== north ==
==> flow/design.v <==
module alu #(
    parameter INST_W = 4,
    parameter INT_W  = 6,
    parameter FRAC_W = 10,
    parameter DATA_W = INT_W + FRAC_W
)(
    input                      i_clk,
    input                      i_rst_n,
    input                      i_in_valid,
    output                     o_busy,
    input         [INST_W-1:0] i_inst,
    input  signed [DATA_W-1:0] i_data_a,
    input  signed [DATA_W-1:0] i_data_b,
    output                     o_out_valid,
    output        [DATA_W-1:0] o_data
);
localparam SADD = 4'd0;  
localparam SSUB = 4'd1;  
localparam SMUL = 4'd2;  
localparam SACC = 4'd3;  
localparam SOFT = 4'd4;  
localparam XOR = 4'd5;   
localparam ARSH = 4'd6;  
localparam LROT = 4'd7;  
localparam CLZ = 4'd8;   
localparam RM4 = 4'd9;   
localparam MEM_H = 16;   
integer i;
localparam RANGE1 = 6'b100000;
localparam RANGE2 = 6'b010000;
localparam RANGE3 = 6'b001000;
localparam RANGE4 = 6'b000100;
localparam RANGE5 = 6'b000010;
localparam RANGE6 = 6'b000001;
localparam WAIT = 1'b0;
localparam EXE = 1'b1;
reg signed [DATA_W-1:0] comb_result; 
reg [DATA_W-1:0] rot_result; 
reg [DATA_W-1:0] add_sub_result;
reg signed [DATA_W+3:0] acc_result20;
reg signed [DATA_W-1:0] acc_result;
reg signed [DATA_W:0] add_sub_result17;
reg [DATA_W-1:0] arsh_result;
reg [2*DATA_W-1:0] lrot_base;
reg [DATA_W-1:0] lrot_result;
reg [4:0] clz_result;
reg [12:0] rm4_result;
reg [7:0] clz8;
reg [3:0] clz4;
wire [5:0] soft_range;
reg signed [DATA_W-1:0] soft_result;
reg [DATA_W-1:0] o_data_buffer;
reg busy_buffer;
reg ovalid_buffer;
reg [INST_W-1:0] inst_buffer;
reg signed [DATA_W-1:0] data_a_buffer;
reg signed [DATA_W-1:0] data_b_buffer;
reg signed [DATA_W+3:0] acc_mem [MEM_H-1:0];     
reg cs, ns;
always @(posedge i_clk or negedge i_rst_n) begin
    if(!i_rst_n) begin
        for (i=0; i<16; i=i+1) begin
            acc_mem[i] <= 20'd0;
        end
    end
    else if (inst_buffer == SACC)begin
        acc_mem[data_a_buffer[3:0]] <= acc_result20;
    end
end
always @(posedge i_clk or negedge i_rst_n) begin
    if(!i_rst_n) begin
        cs <= WAIT;
    end
    else begin
        cs <= ns;
    end
end
always @(*) begin
    if (cs == WAIT) begin
        ns = (i_in_valid) ? EXE : WAIT;
    end
    else begin
        ns = WAIT;
    end
end
always @(posedge i_clk or negedge i_rst_n) begin
    if(!i_rst_n) begin
        busy_buffer <= 1'b0;
        ovalid_buffer <= 1'b0;
        inst_buffer <= 4'd0;
        o_data_buffer <= 16'd0;
        data_a_buffer <= 16'd0;
        data_b_buffer <= 16'd0;
    end
    else begin
        inst_buffer <= i_inst;
        o_data_buffer <= comb_result;
        data_a_buffer <= i_data_a;
        data_b_buffer <= i_data_b;
        if (cs == WAIT) begin
            busy_buffer <= (i_in_valid) ? 1'b1 : 1'b0;
            ovalid_buffer <= 1'b0;
        end
        else begin
            busy_buffer <= 1'b0;
            ovalid_buffer <= 1'b1;
        end
    end
end
assign o_data = o_data_buffer;
assign o_out_valid = ovalid_buffer;
assign o_busy = busy_buffer;
assign soft_range[5] = data_a_buffer >= 16'sh0800;                                      
assign soft_range[4] = (data_a_buffer >= 16'sh0000) && (data_a_buffer < 16'sh0800);     
assign soft_range[3] = (data_a_buffer >= 16'shfc00) && (data_a_buffer < 16'sh0000);     
assign soft_range[2] = (data_a_buffer >= 16'shf800) && (data_a_buffer < 16'shfc00);     
assign soft_range[1] = (data_a_buffer >= 16'shf400) && (data_a_buffer < 16'shf800);     
assign soft_range[0] = (data_a_buffer < 16'shf400);                                     
always @(*) begin
    comb_result = 16'd0;
    case(inst_buffer)
        SADD : begin
            comb_result = add_sub_result;
        end
        SSUB : begin
            comb_result = add_sub_result;
        end 
        SMUL : begin
            comb_result = S_mul(data_a_buffer, data_b_buffer);
        end
        SACC : begin
            comb_result = acc_result;
        end
        SOFT : begin
            comb_result = soft_result;
        end
        XOR : begin
            comb_result = data_a_buffer ^ data_b_buffer;
        end
        ARSH : begin
            comb_result = arsh_result;
        end
        LROT : begin
            comb_result = lrot_result;
        end
        CLZ : begin
            comb_result = (clz_result[4]) ? 16'h0010 : {12'b0, clz_result[3:0]};
        end
        RM4 : begin
            comb_result = {3'd0,rm4_result};
        end
    endcase
end
always @(*) begin
    acc_result20 = (acc_mem[data_a_buffer[3:0]] + data_b_buffer);
    if (acc_result20 > 20'sh07fff) begin
        acc_result = 16'h7fff;
    end
    else if (acc_result20 < 20'shf8000) begin
        acc_result = 16'h8000;
    end
    else begin
        acc_result = acc_result20[DATA_W-1:0];
    end
end
always @(*) begin
    add_sub_result17 = (inst_buffer[0]) ? (data_a_buffer - data_b_buffer) : (data_a_buffer + data_b_buffer);
    if (!add_sub_result17[DATA_W]) begin  
        add_sub_result = (add_sub_result17 > 17'sh07fff) ? 16'h7fff : add_sub_result17[DATA_W-1:0];  
    end
    else begin   
        add_sub_result = (add_sub_result17 < 17'sh18000) ? 16'h8000 : add_sub_result17[DATA_W-1:0];
    end
end
always @(*) begin
    soft_result = 16'd0;
    case (soft_range)
        RANGE1 : begin               
            soft_result = data_a_buffer;                                                                     
        end 
        RANGE2 : begin                           
            soft_result = dev3($signed({data_a_buffer, 1'b0}) + 18'sh00800);     
        end
        RANGE3 : begin
            soft_result = dev3($signed(({data_a_buffer[DATA_W-1], data_a_buffer})) + 18'sh00800);          
        end
        RANGE4 : begin
            soft_result = dev9($signed({data_a_buffer, 1'b0}) + 18'sh01400);     
        end
        RANGE5 : begin
            soft_result = dev9($signed({data_a_buffer[DATA_W-1], data_a_buffer}) + 18'sh00c00);          
        end
        RANGE6 : begin
            soft_result = 16'd0;                                                                     
        end
    endcase
end
always @(*) begin
    arsh_result = data_a_buffer >>> data_b_buffer[4:0];
end
always @(*) begin
    lrot_base = {2{data_a_buffer}};
    lrot_result = lrot_base[(5'd16-data_b_buffer[4:0])+:DATA_W];
end
always @(*) begin
    clz_result[4] = (~|data_a_buffer);
    clz_result[3] = (~|data_a_buffer[15:8]);
    clz8 = (clz_result[3]) ? data_a_buffer[7:0] : data_a_buffer[15:8];
    clz_result[2] = (~|clz8[7:4]);
    clz4 = (clz_result[2]) ? clz8[3:0] : clz8[7:4];
    clz_result[1] = (~|clz4[3:2]);
    clz_result[0] = (clz_result[1]) ? ~clz4[1] : ~clz4[3];
end
always @(*) begin
    for (i=0; i<13; i=i+1) begin
        rm4_result[i] = data_a_buffer[i+:4] == data_b_buffer[(15-i)-:4];
    end
end
function automatic [DATA_W-1:0] S_mul;
    input signed [DATA_W-1:0] data_a;
    input signed [DATA_W-1:0] data_b;
    reg signed [2*DATA_W-1:0] mul_result;
    begin
        mul_result = data_a * data_b;
        if (!mul_result[2*DATA_W-1]) begin
            if (mul_result > 32'sh01fffc00) begin
                S_mul = 16'h7fff;  
            end
            else begin
                S_mul = (mul_result[9]) ? mul_result[25:10] + 16'sd1 : mul_result[25:10];   
            end
        end
        else begin
            if (mul_result < 32'shfe000000) begin
                S_mul = 16'h8000;   
            end
            else begin
                S_mul = (mul_result[9]) ? mul_result[25:10] + 16'sd1 : mul_result[25:10];   
            end
        end
    end
endfunction
localparam EXT_BIT = 10;
function automatic [DATA_W-1:0] dev3;
    input signed [17:0] devident;        
    reg signed [EXT_BIT+17:0] ext_devident;
    reg signed [EXT_BIT+17:0] Q0;
    reg signed [EXT_BIT+17:0] Q1;
    reg signed [EXT_BIT+17:0] Q2;
    reg signed [EXT_BIT+17:0] Q3, Q3_plus1;
    begin
        ext_devident = {devident, 10'b0};            
        Q0 = ((ext_devident >> 2) + ext_devident) >> 2;
        Q1 = (Q0 + ext_devident) >> 1;
        Q2 = ((Q1 >> 6) + Q1);
        Q3 = ((Q2 >> 12) + Q2) >> 1;
        Q3_plus1 = Q3 + $signed({18'h00001,10'b0});   
        dev3 = (Q3[EXT_BIT-1]) ? Q3_plus1[EXT_BIT+15:EXT_BIT] : Q3[EXT_BIT+15:EXT_BIT];
    end
endfunction
function automatic [DATA_W-1:0] dev9;
    input signed [17:0] devident;
    reg signed [EXT_BIT+17:0] ext_devident;
    reg signed [EXT_BIT+17:0] Q0;
    reg signed [EXT_BIT+17:0] Q1;
    reg signed [EXT_BIT+17:0] Q2;
    reg signed [EXT_BIT+17:0] Q3, Q3_plus1;
    begin
        ext_devident = {devident, 10'b0};    
        Q0 = ((ext_devident >> 1) + ext_devident) >> 1;
        Q1 = (Q0 + ext_devident) >> 1;
        Q2 = ((Q1 >> 6) + Q1);
        Q3 = ((Q2 >> 12) + Q2) >> 3;
        Q3_plus1 = Q3 + $signed({18'h00001,10'b0});   
        dev9 = (Q3[EXT_BIT-1]) ? Q3_plus1[EXT_BIT+15:EXT_BIT] : Q3[EXT_BIT+15:EXT_BIT];
    end
endfunction
endmodule
Settings: LEC_CHECK=0, ABC_AREA=1, CAP_MARGIN=5, CORE_MARGIN=2, CORE_UTILIZATION=57, CTS_CLUSTER_DIAMETER=335, GPL_ROUTABILITY_DRIVEN=0, GPL_TIMING_DRIVEN=1, MAX_ROUTING_LAYER=met5, MIN_ROUTING_LAYER=met1, PLACE_DENSITY=0.41, SLEW_MARGIN=20; clock period 7.58 ns.
run.sh (not shown) runs the stock make flow with config.mk's settings and CLKGATE_MAP_FILE=.
north: complete, dirty (setup timing)
### north -> south
# north
export LEC_CHECK = 0
export ABC_AREA = 1
export CAP_MARGIN = 5
export CORE_MARGIN = 2
export CORE_UTILIZATION = 57
export CTS_CLUSTER_DIAMETER = 335
export GPL_ROUTABILITY_DRIVEN = 0
export GPL_TIMING_DRIVEN = 1
export MAX_ROUTING_LAYER = met5
export MIN_ROUTING_LAYER = met1
export PLACE_DENSITY = 0.41
export SLEW_MARGIN = 20
create_clock -name core_clock -period 7.58 [get_ports {i_clk}]
# south
export LEC_CHECK = 0
export CAP_MARGIN = 20
export CORE_MARGIN = 2
export CORE_UTILIZATION = 64
export SLEW_MARGIN = 20
create_clock -name core_clock -period 10.5 [get_ports {i_clk}]
### Flow results
- south gives less cell area after synthesis than north did.
- Taking north as the reference point, the post-detailed-placement cell area of south falls by about 15%.
- Diff north..south | sequential cell count | unchanged
- south has completed all stages; timing, DRC and antenna checks passed.
- In south, the inverter count of the layout excluding clock inverters came out 506 below the value in north.
- south against north; logic depth of the worst path, buffers included is down by more than 10%.
- Min total via count in the routed design across south and north: south
Input changes introduced in east (baseline for comparison: south):
# south
export LEC_CHECK = 0
export CAP_MARGIN = 20
export CORE_MARGIN = 2
export CORE_UTILIZATION = 64
export SLEW_MARGIN = 20
create_clock -name core_clock -period 10.5 [get_ports {i_clk}]
# east
export LEC_CHECK = 0
export CAP_MARGIN = 20
export CORE_MARGIN = 2
export CORE_UTILIZATION = 72
export CTS_CLUSTER_DIAMETER = 295
export CTS_CLUSTER_SIZE = 16
export SETUP_SLACK_MARGIN = 0.91
export SLEW_MARGIN = 20
export TNS_END_PERCENT = 10
create_clock -name core_clock -period 4.96 [get_ports {i_clk}]
Notes after the runs:
east never completed, since it errored out during global routing (5_1_grt).
Lower clock buffer count from CTS was reported by east, not south.
Taking south as the reference point, the setup slack at placement of east falls by 4.95 ns.
Summary: die size, east better than south
For detailed placer's ending HPWL, dividing the value from south by the value from east gives 0.79.
east vs. south: Yosys chip area barely changed, width of the die moved down.

run 1:
RTL: the design.v shown in full above, as it stands there.
make LEC_CHECK=0 CAP_MARGIN=20 CORE_MARGIN=2 CORE_UTILIZATION=70 CTS_CLUSTER_DIAMETER=55 CTS_CLUSTER_SIZE=39 SETUP_SLACK_MARGIN=0.79 SLEW_MARGIN=20 finish   # period 3.09 ns
Tool error GRT-0116 stopped run 1 during 5_1_grt; no final results.
## Diff of input files: run 2 against run 1
Settings: CTS_CLUSTER_DIAMETER no longer set, was 55; CTS_CLUSTER_SIZE now 48, was 39; CORE_ASPECT_RATIO now 0.54, previously not set; TNS_END_PERCENT now 35, previously not set; CELL_PAD_IN_SITES_GLOBAL_PLACEMENT now 2, previously not set; CORE_UTILIZATION now 40, was 70; CAP_MARGIN now 15, was 20; SETUP_SLACK_MARGIN now -0.3, was 0.79; the clock period (ns, I/O delays scaled along) now 6.05, was 3.09.
## What came out
- [run 2] flow finished | final checks: failed | reasons: setup timing
- Higher post-CTS resize count among run 1 and run 2: run 1
- Global placement routability congestion for run 2: 0.049 down relative to run 1
- The number of placed instances with taps included number comes out lower for run 1 vs run 2.
- Summary of run 2 over run 1: post-CTS setup-driven buffer insertion count went up about 43%, die height went down by about 2.7%, die footprint saw an increase.
diff inputs: run 2 => run 3
Settings: CELL_PAD_IN_SITES_GLOBAL_PLACEMENT no longer set, was 2; CORE_MARGIN now 4, was 2; CTS_CLUSTER_SIZE no longer set, was 48; SETUP_SLACK_MARGIN no longer set, was -0.3; TNS_END_PERCENT now 15, was 35; CORE_ASPECT_RATIO no longer set, was 0.54; CAP_MARGIN now 35, was 15; MAX_ROUTING_LAYER now met4, previously not set; the clock period (ns, I/O delays scaled along) now 11.0, was 6.05.
--- outcome ---
Run 3 went all the way through synthesis, placement and routing and the layout is clean on timing, DRC and antenna.
Required arrival time at the worst endpoint in run 3 is 4970 ps above run 2.
The wire length in run 3 was lower than what run 2 gave.
Per the comparison of run 3 with run 2, HPWL after detailed placement fell by about 25%; setup slack went up 4130 ps; post-layout utilization of the core moved down; maximum net fanout on the critical path grew by 5.
Setup changes, run 3 to run 4
Settings: putting PLACE_DENSITY_LB_ADDON at 0.01 where nothing was set; swapping 40 for 72 in CORE_UTILIZATION; clearing MAX_ROUTING_LAYER, which used to be met4; swapping 35 for 20 in CAP_MARGIN; swapping 15 for 5 in TNS_END_PERCENT; putting HOLD_SLACK_MARGIN at -0.09 where nothing was set; putting SETUP_SLACK_MARGIN at 2.74 where nothing was set; putting CTS_CLUSTER_SIZE at 47 where nothing was set; swapping 4 for 2 in CORE_MARGIN; swapping 11.0 for 9.23 in the clock period (ns, I/O delays scaled along).
--- outcome ---
[diff] fmax, run 4 relative to run 3: improvement
Changes observed in run 4 relative to run 3: cell total after placement went down about 8%, endpoint arrival time on the critical path went down.
Row worst slew margin relative to its limit: run 4 lower / run 3 higher
Final worst slack delta for run 4 relative to run 3: 740 ps lower
Run 4 vs run 3: number of well taps down by more than a quarter
Sort run 3 and run 4 by critical path required time, ascending, and run 4 comes first.
Run 3 and run 4: one clean run, run 3; the rest did not finish clean.
Ran to the end and failed final checks on setup timing: run 4.

Starts from the design.v that is shown in full above.
export LEC_CHECK = 0
export ABC_AREA = 1
export CAP_MARGIN = 5
export CORE_ASPECT_RATIO = 1.43
export CORE_MARGIN = 8
export CORE_UTILIZATION = 33
export CTS_CLUSTER_DIAMETER = 335
export GPL_ROUTABILITY_DRIVEN = 0
export GPL_TIMING_DRIVEN = 0
export MAX_ROUTING_LAYER = met5
export MIN_ROUTING_LAYER = met1
export PLACE_DENSITY_LB_ADDON = 0.27
export SLEW_MARGIN = 20
export TNS_END_PERCENT = 40
create_clock -name core_clock -period 7.58 [get_ports {i_clk}]
The first run finished but fails on setup timing.
Next try:
Settings changed: CORE_ASPECT_RATIO 1.43 to default, CORE_MARGIN 8 to 2, CORE_UTILIZATION 33 to 70, CTS_CLUSTER_DIAMETER 335 to 269, GPL_TIMING_DRIVEN 0 to 1, HOLD_SLACK_MARGIN from default to -0.08, PLACE_DENSITY_LB_ADDON 0.27 to default, TNS_END_PERCENT 40 to default.
Clock period 7.58 ns to 9.92 ns, I/O delays scaled along.
After rerunning: This time the run passed the timing, design-rule and antenna checks; critical path depth is lower by 8; routed wire length falls by 23%; cell area decreases by 15%; core utilization increases by 34 points.
Next try:
Settings changed: ABC_AREA 1 to default, CAP_MARGIN 5 to 20, CTS_CLUSTER_DIAMETER 269 to 307, CTS_CLUSTER_SIZE from default to 46, GPL_ROUTABILITY_DRIVEN 0 to default, GPL_TIMING_DRIVEN 1 to default, HOLD_SLACK_MARGIN -0.08 to -0.09, MAX_ROUTING_LAYER met5 to default, MIN_ROUTING_LAYER met1 to default, SETUP_SLACK_MARGIN from default to 0.37.
Clock period 9.92 ns to 3.09 ns, I/O delays scaled along.
This time the run failed in global routing (GRT-0116).
Die area is lower by a few percent.
Synthesized area is lower by a few percent.
Synthesized cell count is lower by about a fifth.
Next try:
Settings changed: CORE_UTILIZATION 70 to 40, CTS_CLUSTER_DIAMETER 307 to default, CTS_CLUSTER_SIZE 46 to default, HOLD_SLACK_MARGIN -0.09 to default, SETUP_SLACK_MARGIN 0.37 to default.
Clock period 3.09 ns to 11.0 ns, I/O delays scaled along.
Now the flow finished with timing, DRC and antenna clean.
Synthesized area stays the same.
Synthesized cell count does not change.
Die size increases by 74%.
